==> branch zinc <==
## MIPS
module MIPS(
    input [15:0] data_in,
    input clk,
    input interrupt,
    input reset,
    output [15:0] data_out,
    output [15:0] pm_addr,
    input [31:0] pm_rdata,
    output dm_en,
    output dm_we,
    output [15:0] dm_addr,
    output [15:0] dm_wdata,
    input [15:0] dm_rdata
    );
==> flow/config.mk <==
export PLATFORM = sky130hd
export DESIGN_NAME = MIPS
export DESIGN_NICKNAME = MIPS
export VERILOG_FILES = /design/flow/design.v
export SDC_FILE = /design/flow/constraint.sdc
export NUM_CORES = 4
export LEC_CHECK = 0
export ABC_AREA = 1
export CAP_MARGIN = 5
export CELL_PAD_IN_SITES_DETAIL_PLACEMENT = 1
export CORE_ASPECT_RATIO = 0.77
export CORE_MARGIN = 5
export CORE_UTILIZATION = 40
export CTS_CLUSTER_SIZE = 63
export GPL_ROUTABILITY_DRIVEN = 0
export GPL_TIMING_DRIVEN = 1
export HOLD_SLACK_MARGIN = 0.26
export PLACE_DENSITY = 0.37
export SETUP_SLACK_MARGIN = 1.17
export SLEW_MARGIN = 30
export TNS_END_PERCENT = 15
==> flow/constraint.sdc <==
create_clock -name core_clock -period 13.4 [get_ports {clk}]
set_input_delay 2.6800 -clock core_clock [delete_from_list [all_inputs] [get_ports {clk}]]
set_output_delay 2.6800 -clock core_clock [all_outputs]
set_load 0.01 [all_outputs]
run.sh (not shown) runs the stock make flow with config.mk's settings and CLKGATE_MAP_FILE=.
==> inputs of branch pepper, as changes to branch zinc <==
ABC_AREA = unset   (was 1)
CAP_MARGIN = 20   (was 5)
CELL_PAD_IN_SITES_DETAIL_PLACEMENT = unset   (was 1)
CORE_ASPECT_RATIO = unset   (was 0.77)
CORE_MARGIN = 2   (was 5)
CORE_UTILIZATION = 10   (was 40)
CTS_CLUSTER_SIZE = unset   (was 63)
GPL_ROUTABILITY_DRIVEN = unset   (was 0)
GPL_TIMING_DRIVEN = unset   (was 1)
HOLD_SLACK_MARGIN = unset   (was 0.26)
PLACE_DENSITY = 0.6   (was 0.37)
SETUP_SLACK_MARGIN = unset   (was 1.17)
SLEW_MARGIN = 20   (was 30)
TNS_END_PERCENT = unset   (was 15)
==> flow/constraint.sdc (replaced) <==
create_clock -name core_clock -period 18.6 [get_ports {clk}]
set_input_delay 3.7200 -clock core_clock [delete_from_list [all_inputs] [get_ports {clk}]]
set_output_delay 3.7200 -clock core_clock [all_outputs]
set_load 0.01 [all_outputs]
==> summary of the runs <==
In branch zinc the non-clock buffer count is lower than in branch pepper, by 12. Area after synthesis: branch pepper is smaller than branch zinc (about 0.2%). Worst hold slack: branch pepper is higher than branch zinc (0.0077 ns). Between branch zinc and branch pepper, the lower clock skew is in branch zinc (gap 0.083 ns). Between branch pepper and branch zinc, the lower sequential share of layout area is in branch pepper (gap 4.7 points). In branch zinc the register-to-register slack is worse than in branch pepper, by 3.3 ns. In branch zinc the core utilization is higher than in branch pepper, by 33 points. In branch pepper the final area is larger than in branch zinc, by about 12%. Against branch zinc, the critical path depth of branch pepper is lower by 9. Branch zinc went through all stages and came out clean. Branch pepper completed with no timing, DRC or antenna violations. Of branch pepper and branch zinc, branch zinc has the higher sequential power (gap about 28%, measured against branch zinc). In branch zinc the die area is lower than in branch pepper, by 74%.
==> figures <==
Outcome: branch pepper finished clean; branch zinc finished clean
Length of routed met3 wiring: branch pepper 16830 µm; branch zinc 15260 µm
Critical Path RT: branch pepper 14.88 ns; branch zinc 10.72 ns
Overall track demand over capacity in global routing: branch pepper 8.819%; branch zinc 30.93%
Clock sink total: branch pepper 749; branch zinc 750
MUX share of area: branch pepper 10.66%; branch zinc 0.3210%
Tool warnings: branch pepper 61; branch zinc 75
Most repeated cell in the gate-level netlist after synthesis: branch pepper sky130_fd_sc_hd__nand2_1; branch zinc sky130_fd_sc_hd__nor2_1
Clock network fraction of total power: branch pepper 33.5%; branch zinc 32.5%
Met2 WL: branch pepper 87930 µm; branch zinc 73280 µm
Number of resized instances in the post-cts repair step: branch pepper 0; branch zinc 1
Final hold slack: branch pepper 0.4168 ns; branch zinc 0.4090 ns
Launch point of the critical path: branch pepper dm_rdata[0]; branch zinc dm_rdata[2]
Multi-input combinational cell area: branch pepper 19050 µm²; branch zinc 17730 µm²
Sequential cell count of the final layout: branch pepper 749; branch zinc 750
# rows: branch pepper 233; branch zinc 102
Worst slack after detailed placement: branch pepper 3.716 ns; branch zinc 1.152 ns
Setup slack after layout: branch pepper 3.637 ns; branch zinc 1.558 ns
Post-Synth AOI/OAI Area: branch pepper 13.90%; branch zinc 17.98%
Stages on the worst setup path: branch pepper 22; branch zinc 31
CTS buffer count: branch pepper 79; branch zinc 82
Well Taps: branch pepper 5405; branch zinc 1352
Number of design-rule violations left by the first detailed-router iteration: branch pepper 3924; branch zinc 3754

==> 10-04 <==
Starting RTL as in the previous note.
Settings: LEC_CHECK=0, CAP_MARGIN=10, CELL_PAD_IN_SITES_DETAIL_PLACEMENT=0, CELL_PAD_IN_SITES_GLOBAL_PLACEMENT=0, CORE_MARGIN=2, CORE_UTILIZATION=72, CTS_CLUSTER_DIAMETER=205, CTS_CLUSTER_SIZE=44, GPL_ROUTABILITY_DRIVEN=1, GPL_TIMING_DRIVEN=1, PLACE_DENSITY_LB_ADDON=0.29, SETUP_SLACK_MARGIN=1.8, SLEW_MARGIN=20; clock period 6.41 ns.
==> 02-05: changes against 10-04 <==
Settings changed: ABC_AREA set to 1, CAP_MARGIN 10 to 35, CELL_PAD_IN_SITES_DETAIL_PLACEMENT 0 to 1, CELL_PAD_IN_SITES_GLOBAL_PLACEMENT 0 to 3, CORE_ASPECT_RATIO set to 1.71, CORE_MARGIN 2 to 10, CORE_UTILIZATION 72 to 23, CTS_CLUSTER_SIZE 44 to unset, HOLD_SLACK_MARGIN set to -0.01, MAX_ROUTING_LAYER set to met4, MIN_ROUTING_LAYER set to met2, PLACE_DENSITY_LB_ADDON 0.29 to unset, SETUP_SLACK_MARGIN 1.8 to unset, TNS_END_PERCENT set to 70.
==> flow/constraint.sdc (replaced) <==
create_clock -name core_clock -period 11.7 [get_ports {clk}]
set_input_delay 2.3400 -clock core_clock [delete_from_list [all_inputs] [get_ports {clk}]]
set_output_delay 2.3400 -clock core_clock [all_outputs]
set_load 0.01 [all_outputs]
==> 09-16: changes against 10-04 <==
Settings changed: CAP_MARGIN 10 to 5, CELL_PAD_IN_SITES_DETAIL_PLACEMENT 0 to 1, CELL_PAD_IN_SITES_GLOBAL_PLACEMENT 0 to unset, CORE_ASPECT_RATIO set to 0.77, CORE_MARGIN 2 to 5, CORE_UTILIZATION 72 to 40, CTS_CLUSTER_DIAMETER 205 to unset, CTS_CLUSTER_SIZE 44 to unset, GPL_ROUTABILITY_DRIVEN 1 to 0, HOLD_SLACK_MARGIN set to 0.26, PLACE_DENSITY set to 0.37, PLACE_DENSITY_LB_ADDON 0.29 to unset, SETUP_SLACK_MARGIN 1.8 to 1.17, SLEW_MARGIN 20 to 30, TNS_END_PERCENT set to 15.
==> flow/constraint.sdc (replaced) <==
create_clock -name core_clock -period 9.32 [get_ports {clk}]
set_input_delay 1.8640 -clock core_clock [delete_from_list [all_inputs] [get_ports {clk}]]
set_output_delay 1.8640 -clock core_clock [all_outputs]
set_load 0.01 [all_outputs]
==> results.ini <==
[run_status]
outcome=did not finish
stop_stage=detailed routing
error=[ERROR DRT-0255] Maze Route cannot find path of net pm_rdata[10] in worker of routeBox ( 289800 386400 ) ( 341035 434700 ).

[placement]
dp.cells=7169

[global_route]
grt_overflow=0
grt_use_met2_pct=46.9

[logic_synthesis]
synth_adder_area_share_pct=1.61
aoi_share_pct=18.0
synthCells=4885
ys_types=63
yosysTopAreaCellShare_pct=37.9
ys_cells=4885

(the above is from 02-05)
==> results.ini <==
[run_status]
outcome=complete, no violations

[placement]
dp.cells=5360

[global_route]
grt_overflow=0

[logic_synthesis]
aoi_share_pct=13.9
synthCells=4017
synth_adder_area_share_pct=1.61

(the above is from 09-16)
==> results.ini <==
[run_status]
stop_stage=global routing
outcome=did not finish
error=[ERROR GRT-0232] Routing congestion too high. Check the congestion heatmap in the GUI.

[logic_synthesis]
ys_types=98
yosysTopAreaCellShare_pct=38.0
aoi_share_pct=13.9
synthCells=4017

[global_route]
grt_overflow=200
top_usage_layer=met2
grt_use_met2_pct=92.3

[placement]
dp.cells=4985

(the above is from 10-04)

==> build 6: inputs <==
Starting RTL as in the previous note.
Design MIPS, start of the top module:
module MIPS(
    input [15:0] data_in,
    input clk,
    input interrupt,
    input reset,
    output [15:0] data_out,
    output [15:0] pm_addr,
    input [31:0] pm_rdata,
    output dm_en,
    output dm_we,
    output [15:0] dm_addr,
    output [15:0] dm_wdata,
    input [15:0] dm_rdata
    );
clock: 6.41 ns
lec_check: 0
cap_margin: 40
cell_pad_in_sites_detail_placement: 0
cell_pad_in_sites_global_placement: 1
core_margin: 2
core_utilization: 55
cts_cluster_diameter: 205
gpl_routability_driven: 0
gpl_timing_driven: 1
slew_margin: 20
==> trial 5: changes against build 6 <==
Settings changed: ABC_AREA from default to 1, CAP_MARGIN 40 to 20, CELL_PAD_IN_SITES_DETAIL_PLACEMENT 0 to default, CELL_PAD_IN_SITES_GLOBAL_PLACEMENT 1 to default, CORE_UTILIZATION 55 to 69, CTS_CLUSTER_DIAMETER 205 to default, CTS_CLUSTER_SIZE from default to 93, GPL_ROUTABILITY_DRIVEN 0 to default, GPL_TIMING_DRIVEN 1 to default, PLACE_DENSITY from default to 0.42.
==> flow/constraint.sdc (replaced) <==
create_clock -name core_clock -period 6.94 [get_ports {clk}]
set_input_delay 1.3880 -clock core_clock [delete_from_list [all_inputs] [get_ports {clk}]]
set_output_delay 1.3880 -clock core_clock [all_outputs]
set_load 0.01 [all_outputs]
==> comparison table <==
| item | trial 5 | build 6 |
|---|---|---|
| Status | complete, no violations | complete, but fails checks |
| Layout check failures | - | negative setup slack |
| Worst Hold Endpoint | sc.ldD0$_SDFF_PN0_ | dc.r3[3]$_SDFF_PN0_ |
| Area share, top type | 0.379 | 0.380 |
| Number of nets at floorplan | 5003 | 4135 |
| Amount of wire on met2 after detailed routing | 65.8 mm | 69.3 mm |
| Arrival time worst endpoint | 5.37 ns | 5.68 ns |
| Combinational share of cell area | 0.386 | 0.402 |
| Quantity of gates resized following cts | 66 | 120 |
| Post-synth regs | 750 | 749 |
| Reported clock group power | 4230 uW | 4610 uW |
| Clock network area share | 0.0550 | 0.0533 |
| Overall power | 13900 uW | 15200 uW |
| Reg2reg setup slack | 1.14 ns | -0.29 ns |
| Post-synthesis share of cell area spent on and-or and or-and gates | 0.180 | 0.139 |
| Sw power | 5050 uW | 5270 uW |
| Sum of negative setup slack | 0 ns | -9.09 ns |
| Repair and plain buffers | 374 | 546 |
No activity file was given, so power comes from the tool's default toggle rates.
